==> 09-22 <==
Design labyrinth_car, start of the top module:
module labyrinth_car
(
	input  		 clk	,
	input  		 rst	,	 
	input  		 echoR,
	input  		 echoL,
	input  		 echoM,
	output 		 trigR,	 
	output 		 trigL,
	output 		 trigM,
	output 		 Tx	,
	output [3:0] motors_PWM,
	output 		 led,
	output 		 buzzer
);
clock: 4.35 ns
lec_check: 0
cap_margin: 20
cell_pad_in_sites_detail_placement: 0
core_margin: 4
core_utilization: 68
cts_cluster_size: 26
gpl_routability_driven: 1
min_routing_layer: met1
setup_slack_margin: -0.4
slew_margin: 10
run.sh (not shown) runs the stock make flow with config.mk's settings and CLKGATE_MAP_FILE=.
==> inputs of 01-12, as changes to 09-22 <==
==> flow/config.mk (replaced) <==
export PLATFORM = sky130hd
export DESIGN_NAME = labyrinth_car
export DESIGN_NICKNAME = labyrinth_car
export VERILOG_FILES = /design/flow/design.v
export SDC_FILE = /design/flow/constraint.sdc
export NUM_CORES = 4
export LEC_CHECK = 0
export CAP_MARGIN = 20
export CORE_MARGIN = 2
export CORE_UTILIZATION = 70
export CTS_CLUSTER_SIZE = 32
export SETUP_SLACK_MARGIN = 1.95
export SLEW_MARGIN = 20
==> flow/constraint.sdc (replaced) <==
create_clock -name core_clock -period 6.74 [get_ports {clk}]
set_input_delay 1.3480 -clock core_clock [delete_from_list [all_inputs] [get_ports {clk}]]
set_output_delay 1.3480 -clock core_clock [all_outputs]
set_load 0.01 [all_outputs]
==> inputs of 04-11, as changes to 09-22 <==
==> flow/config.mk (replaced) <==
export PLATFORM = sky130hd
export DESIGN_NAME = labyrinth_car
export DESIGN_NICKNAME = labyrinth_car
export VERILOG_FILES = /design/flow/design.v
export SDC_FILE = /design/flow/constraint.sdc
export NUM_CORES = 4
export LEC_CHECK = 0
export CAP_MARGIN = 20
export CELL_PAD_IN_SITES_DETAIL_PLACEMENT = 2
export CORE_ASPECT_RATIO = 1.57
export CORE_MARGIN = 4
export CORE_UTILIZATION = 23
export CTS_CLUSTER_SIZE = 31
export GPL_ROUTABILITY_DRIVEN = 0
export GPL_TIMING_DRIVEN = 0
export MIN_ROUTING_LAYER = met1
export PLACE_DENSITY_LB_ADDON = 0.14
export SETUP_SLACK_MARGIN = 1.6
export SLEW_MARGIN = 10
export TNS_END_PERCENT = 45
==> flow/constraint.sdc (replaced) <==
create_clock -name core_clock -period 5.43 [get_ports {clk}]
set_input_delay 1.0860 -clock core_clock [delete_from_list [all_inputs] [get_ports {clk}]]
set_output_delay 1.0860 -clock core_clock [all_outputs]
set_load 0.01 [all_outputs]
==> inputs of 06-28, as changes to 09-22 <==
--- a/flow/config.mk
+++ b/flow/config.mk
@@ -6,11 +6,12 @@
 export NUM_CORES = 4
 export LEC_CHECK = 0
 export CAP_MARGIN = 20
-export CELL_PAD_IN_SITES_DETAIL_PLACEMENT = 0
+export CELL_PAD_IN_SITES_DETAIL_PLACEMENT = 1
 export CORE_MARGIN = 4
-export CORE_UTILIZATION = 68
+export CORE_UTILIZATION = 23
 export CTS_CLUSTER_SIZE = 26
 export GPL_ROUTABILITY_DRIVEN = 1
 export MIN_ROUTING_LAYER = met1
+export PLACE_DENSITY_LB_ADDON = 0.04
 export SETUP_SLACK_MARGIN = -0.4
 export SLEW_MARGIN = 10
==> flow/constraint.sdc (replaced) <==
create_clock -name core_clock -period 5.43 [get_ports {clk}]
set_input_delay 1.0860 -clock core_clock [delete_from_list [all_inputs] [get_ports {clk}]]
set_output_delay 1.0860 -clock core_clock [all_outputs]
set_load 0.01 [all_outputs]
==> results <==
- Sequential cell count is the same in 04-11 and 09-22.
- Worst hold slack, lowest first: 06-28, 01-12, 09-22, 04-11.
- Die area: 04-11 > 06-28 > 09-22 > 01-12.
- Clock power: 09-22 > 06-28 > 04-11 > 01-12.
- Via count, highest first: 04-11, 09-22, 01-12, 06-28.
- 09-22 completed, yet does not pass: negative setup slack. 06-28 ran to the end with no violations. 04-11 finished clean. 01-12 finished with timing, DRC and antenna clean.
==> figures <==
metric	09-22	04-11	01-12	06-28
Run status	failed layout checks	no timing/DRC/antenna violations	no timing/DRC/antenna violations	no timing/DRC/antenna violations
Reasons for failing layout checks	negative setup slack	-	-	-
Combinational share of cell area	0.575	0.550	0.589	0.556
Share of final layout cell area taken by clock buffers and inverters	0.0521	0.0548	0.0515	0.0641
Comb power	0.246 mW	0.245 mW	0.155 mW	0.205 mW
Buffers and inverters on the worst path	2	5	5	5
Detailed-route wire length per cell	16.5 um	19.5 um	17.0 um	17.1 um
Final cell count without fillers	2898	3731	2825	3612
Well tap count	390	1173	384	1165
Total via count in the routed design	17700	18200	17500	17100
Data buffer area share	0.0381	0.0329	0.0167	0.0116
Part of the power in combinational logic	0.039	0.046	0.039	0.037
Power figures rest on the tool's default switching activity, not on a simulated workload.
